## red
==> flow/design.v (excerpt) <==
module Integration(input clk,
	 input rst,
	 output [31:0]mem_addr,
	 output [31:0]mem_wdata,
	 output mem_we,
	 input [31:0]mem_rdata
 );
Size in the first run: roughly 2200 cells after synthesis, ~520 flip-flops, roughly 27000 µm² of cells after synthesis.
Settings: LEC_CHECK=0, CAP_MARGIN=0, CORE_MARGIN=2, CORE_UTILIZATION=72, CTS_CLUSTER_DIAMETER=305, CTS_CLUSTER_SIZE=13, PLACE_DENSITY_LB_ADDON=0.15, SETUP_SLACK_MARGIN=0.28, SLEW_MARGIN=40; clock period 2.02 ns.
run.sh (not shown) runs the stock make flow with config.mk's settings and CLKGATE_MAP_FILE=.
red did not make it past clock tree synthesis, where a tool error ended it.
Inputs modified between red and blue:
- removing CTS_CLUSTER_SIZE (formerly 13)
- removing PLACE_DENSITY_LB_ADDON (formerly 0.15)
- changing CORE_UTILIZATION from 72 to 40
- removing SETUP_SLACK_MARGIN (formerly 0.28)
- changing CAP_MARGIN from 0 to 20
- removing CTS_CLUSTER_DIAMETER (formerly 305)
- changing SLEW_MARGIN from 40 to 20
- changing the clock period (ns, I/O delays scaled along) from 2.02 to 7.6
Findings:
- Both conditions hold for blue: the flow ran to the end and the final layout passed the timing, design-rule and antenna checks.
- Going from red to blue, die width grew by more than a quarter.
- Summary of blue over red: total number of placement rows rose about 34%; placed cell area fell 3900 µm²; die area rose 78%.
- Between blue and red, y dimension of the die is higher for blue, red comes in under that.
Setup changes, blue to green
- CTS_CLUSTER_SIZE newly set to 41
- SETUP_SLACK_MARGIN newly set to -0.44
- CORE_UTILIZATION changed from 40 to 68
- CAP_MARGIN changed from 20 to 5
- the clock period (ns, I/O delays scaled along) changed from 7.6 to 5.0
Notes after the runs:
- [flow] green | stages: complete | final checks: fail | reason: negative setup slack
- From blue to green the numbers moved as follows: global-route wire length before repair shows an increase of 35 mm, number of logic stages on the critical path including buffering lost 1, setup slack of the most critical reg-to-reg path fell by 1540 ps, first-pass iteration count of the detailed router higher.
- Relative to blue, the total length of routed met2 wires measured on green has increased by more than 10%.
- Sort blue and green by post-route minimum period asc -> top: green
- On worst hold margin, blue and green are neck and neck.
- Flop share of the area, blue and green: lower on green
- Of blue and green, the higher number of clock buffers in the layout belongs to blue.
- green ended up with pc.pc_out[1] as its endpoint of the worst setup timing path; blue ended up with pc.pc_out[12].
- Between green and blue, it is green whose vias after detailed routing is higher, by about 30%.
Here is what was changed in the inputs of orange compared with green.
- changing CORE_UTILIZATION from 68 to 65
- changing CAP_MARGIN from 5 to 20
- changing SETUP_SLACK_MARGIN from -0.44 to 1.59
- changing the clock period (ns, I/O delays scaled along) from 5.0 to 6.27
--- outcome ---
- The placed standard-cell area in orange is 0.939 times that in green.
- Total wire length, green and orange: smaller value in orange
- orange finished every stage and its layout cleared the timing, design-rule and antenna checks.
- Against green, orange comes in 51% lower on routed length on met3.
- Layout overhead on the synthesized area: orange < green
For purple, these inputs were changed with respect to orange:
- SETUP_SLACK_MARGIN no longer set, was 1.59
- CTS_CLUSTER_SIZE now 35, was 41
- CORE_UTILIZATION now 72, was 65
- the clock period (ns, I/O delays scaled along) now 5.74, was 6.27
### Flow results
- The remaining runs in orange and purple completed every stage, whereas purple halted early.
- purple did not make it past global routing, where a tool error ended it.
- Number of cells after detailed placement: purple vs orange up 4.6%
- Comparing purple against orange, there is no change at all in proportion of synthesized chip area in sequential cells.
- Taking purple over orange, the placed wire-length estimate after detailed placement ratio works out to 1.17.
- Average cell area after synthesis: orange vs purple identical
- Die extent in y on purple is down relative to orange.
- In purple, placer congestion estimate is higher than in orange.
- There was hardly any difference in area after synthesis between orange and purple.

Integration again, from the RTL that the note above started with.
Design Integration, start of the top module:
module Integration(input clk,
	 input rst,
	 output [31:0]mem_addr,
	 output [31:0]mem_wdata,
	 output mem_we,
	 input [31:0]mem_rdata
 );
Settings: LEC_CHECK=0, CAP_MARGIN=20, CELL_PAD_IN_SITES_DETAIL_PLACEMENT=0, CELL_PAD_IN_SITES_GLOBAL_PLACEMENT=3, CORE_MARGIN=5, CORE_UTILIZATION=29, CTS_CLUSTER_SIZE=87, GPL_TIMING_DRIVEN=0, MIN_ROUTING_LAYER=met2, SLEW_MARGIN=20, TNS_END_PERCENT=50; clock period 11.0 ns.
Rerun with:
- CELL_PAD_IN_SITES_DETAIL_PLACEMENT: 0 -> default
- CELL_PAD_IN_SITES_GLOBAL_PLACEMENT: 3 -> default
- CORE_MARGIN: 5 -> 2
- CORE_UTILIZATION: 29 -> 55
- CTS_CLUSTER_SIZE: 87 -> default
- GPL_TIMING_DRIVEN: 0 -> default
- MIN_ROUTING_LAYER: met2 -> default
- TNS_END_PERCENT: 50 -> default
- clock period: 11.0 -> 4.43 ns (I/O delays scaled with it)
After rerunning: This time the run finished with negative setup slack left. Setup slack is worse by 2.8 ns. Wire length drops by 21%. Final cell count fell by 9.4%.
Rerun with:
- CAP_MARGIN: 20 -> 5
- CORE_UTILIZATION: 55 -> 68
- CTS_CLUSTER_DIAMETER: default -> 27
- CTS_CLUSTER_SIZE: default -> 41
- MAX_ROUTING_LAYER: default -> met4
- SETUP_SLACK_MARGIN: default -> 1.47
- clock period: 4.43 -> 5.0 ns (I/O delays scaled with it)
=>
- With this change the flow failed in 5_1_grt, error GRT-0232
- area after synthesis is unchanged
- die area shrinks by 19%
- synthesized cell count stays the same
Rerun with:
- CAP_MARGIN: 5 -> 20
- CORE_UTILIZATION: 68 -> 72
- CTS_CLUSTER_DIAMETER: 27 -> default
- CTS_CLUSTER_SIZE: 41 -> 36
- MAX_ROUTING_LAYER: met4 -> default
- SETUP_SLACK_MARGIN: 1.47 -> default
- clock period: 5.0 -> 5.74 ns (I/O delays scaled with it)
- The new run did not get past 5_1_grt
- synthesized cell count does not change
- area after synthesis is unchanged
- die size falls by 5.4%
Rerun with:
- CORE_UTILIZATION: 72 -> 66
- CTS_CLUSTER_SIZE: 36 -> 38
- SETUP_SLACK_MARGIN: default -> 1.35
- SLEW_MARGIN: 20 -> 35
- clock period: 5.74 -> 5.0 ns (I/O delays scaled with it)
The changed run finished but fails on negative setup slack.
Synthesized area stays the same.
Synthesized cell count does not change.
Die area climbs by a little under a tenth.
Rerun with:
- CELL_PAD_IN_SITES_DETAIL_PLACEMENT: default -> 0
- CORE_UTILIZATION: 66 -> 71
- CTS_CLUSTER_SIZE: 38 -> 42
- SETUP_SLACK_MARGIN: 1.35 -> -0.41
- SLEW_MARGIN: 35 -> 20
- clock period: 5.0 -> 4.85 ns (I/O delays scaled with it)
=> Now the flow failed in 5_1_grt, error GRT-0232; synthesized cell count stays the same; die size goes down by about 7%; area after synthesis is unchanged.

job 101:
Starting RTL as in the previous note.
export LEC_CHECK = 0
export ABC_AREA = 0
export CAP_MARGIN = 20
export CELL_PAD_IN_SITES_DETAIL_PLACEMENT = 2
export CORE_ASPECT_RATIO = 0.82
export CORE_MARGIN = 4
export CORE_UTILIZATION = 65
export GPL_ROUTABILITY_DRIVEN = 0
export SETUP_SLACK_MARGIN = 1.13
export SLEW_MARGIN = 40
create_clock -name core_clock -period 9.75 [get_ports {clk}]
Tool error DPL-0033 stopped job 101 during detailed placement (3_5_place_dp); no final results.
For job 102, these inputs were changed with respect to job 101:
==> flow/config.mk <==
export PLATFORM = sky130hd
export DESIGN_NAME = Integration
export DESIGN_NICKNAME = Integration
export VERILOG_FILES = /design/flow/design.v
export SDC_FILE = /design/flow/constraint.sdc
export NUM_CORES = 4
export LEC_CHECK = 0
export CAP_MARGIN = 5
export CORE_MARGIN = 4
export CORE_UTILIZATION = 40
export HOLD_SLACK_MARGIN = 0.19
export PLACE_DENSITY = 0.35
export SLEW_MARGIN = 25
export TNS_END_PERCENT = 85
==> flow/constraint.sdc <==
create_clock -name core_clock -period 8.0 [get_ports {clk}]
set_input_delay 1.6000 -clock core_clock [delete_from_list [all_inputs] [get_ports {clk}]]
set_output_delay 1.6000 -clock core_clock [all_outputs]
set_load 0.01 [all_outputs]
[summary]
- Count of input and output buffers essentially unchanged between job 102 and job 101.
- Reported for job 102 and job 101, number of distinct library cell variants in the gate-level netlist after synthesis turned out identical to the last digit.
- Comparing job 101 against job 102, there is no change at all in mean post-synth cell area.
- On initial cell density of the core: between job 102 and job 101, it ends up lower for job 102.
- Job 102 vs job 101: standard cell core area up by more than half
- Compared with job 101, in job 102 number of cells in Yosys stat comparable, overall die height now larger, number of placement rows now larger, synthesized cell count comparable.
- Job 102 — die width 15% higher, job 101 as reference
- Job 102: all stages complete, timing, DRC and antenna checks passed
- The die used by job 102 is larger than the one used by job 101.
[inputs] job 103 vs job 102
-- flow/config.mk --
<<< job 102, line 8
export CAP_MARGIN = 5
export CORE_MARGIN = 4
export CORE_UTILIZATION = 40
export HOLD_SLACK_MARGIN = 0.19
export PLACE_DENSITY = 0.35
export SLEW_MARGIN = 25
export TNS_END_PERCENT = 85
>>> job 103, line 8
export CAP_MARGIN = 20
export CORE_MARGIN = 2
export CORE_UTILIZATION = 71
export CTS_CLUSTER_SIZE = 41
export SETUP_SLACK_MARGIN = -0.37
export SLEW_MARGIN = 20
==> flow/constraint.sdc <==
create_clock -name core_clock -period 4.84 [get_ports {clk}]
set_input_delay 0.9680 -clock core_clock [delete_from_list [all_inputs] [get_ports {clk}]]
set_output_delay 0.9680 -clock core_clock [all_outputs]
set_load 0.01 [all_outputs]
Results
- Job 102 has higher width of the die than job 103.
- [compare] base=job 102 new=job 103: number of standard cells reported by yosys roughly the same; standard-cell row count -about 25%.
- Run status, job 103: aborted in global routing (5_1_grt), error GRT-0232
- Changes observed in job 103 relative to job 102: die outline area saw a decrease; quantity of gates resized following cts went up; count of buffers added by post-CTS timing repair for setup has increased; placed wire-length estimate shows an increase of about 5.6%; core region area fell by 44%.
- Setup slack at placement is lower on job 103
diff inputs: job 103 => job 104
-- flow/config.mk --
<<< job 103, line 10
export CORE_UTILIZATION = 71
export CTS_CLUSTER_SIZE = 41
export SETUP_SLACK_MARGIN = -0.37
>>> job 104, line 10
export CORE_UTILIZATION = 40
==> flow/constraint.sdc <==
create_clock -name core_clock -period 8.0 [get_ports {clk}]
set_input_delay 1.6000 -clock core_clock [delete_from_list [all_inputs] [get_ports {clk}]]
set_output_delay 1.6000 -clock core_clock [all_outputs]
set_load 0.01 [all_outputs]
### Flow results
In summary, job 104 completed successfully, with a layout that passed the timing, design-rule and antenna checks.
Changes observed in job 104 relative to job 103: number of placed cells counting well taps up 69, port buffer count flat.
In the flow results for job 103 and job 104, the number of setup buffers added after CTS is smaller on job 104.
The final reports for job 104 and job 103 show global placement routability congestion lower in the former.
| floorplan core density | higher: job 103 |
For the total die size, job 104 came in about 80% higher than job 103 did.
Compared with job 103, core footprint in job 104 increased by more than half.
Relative to job 103, the number of core rows measured on job 104 has increased by more than a quarter.
Placement-stage cell area: job 104 lower than job 103
On total half-perimeter wirelength after legalization and detailed placement, job 104 does better than job 103.
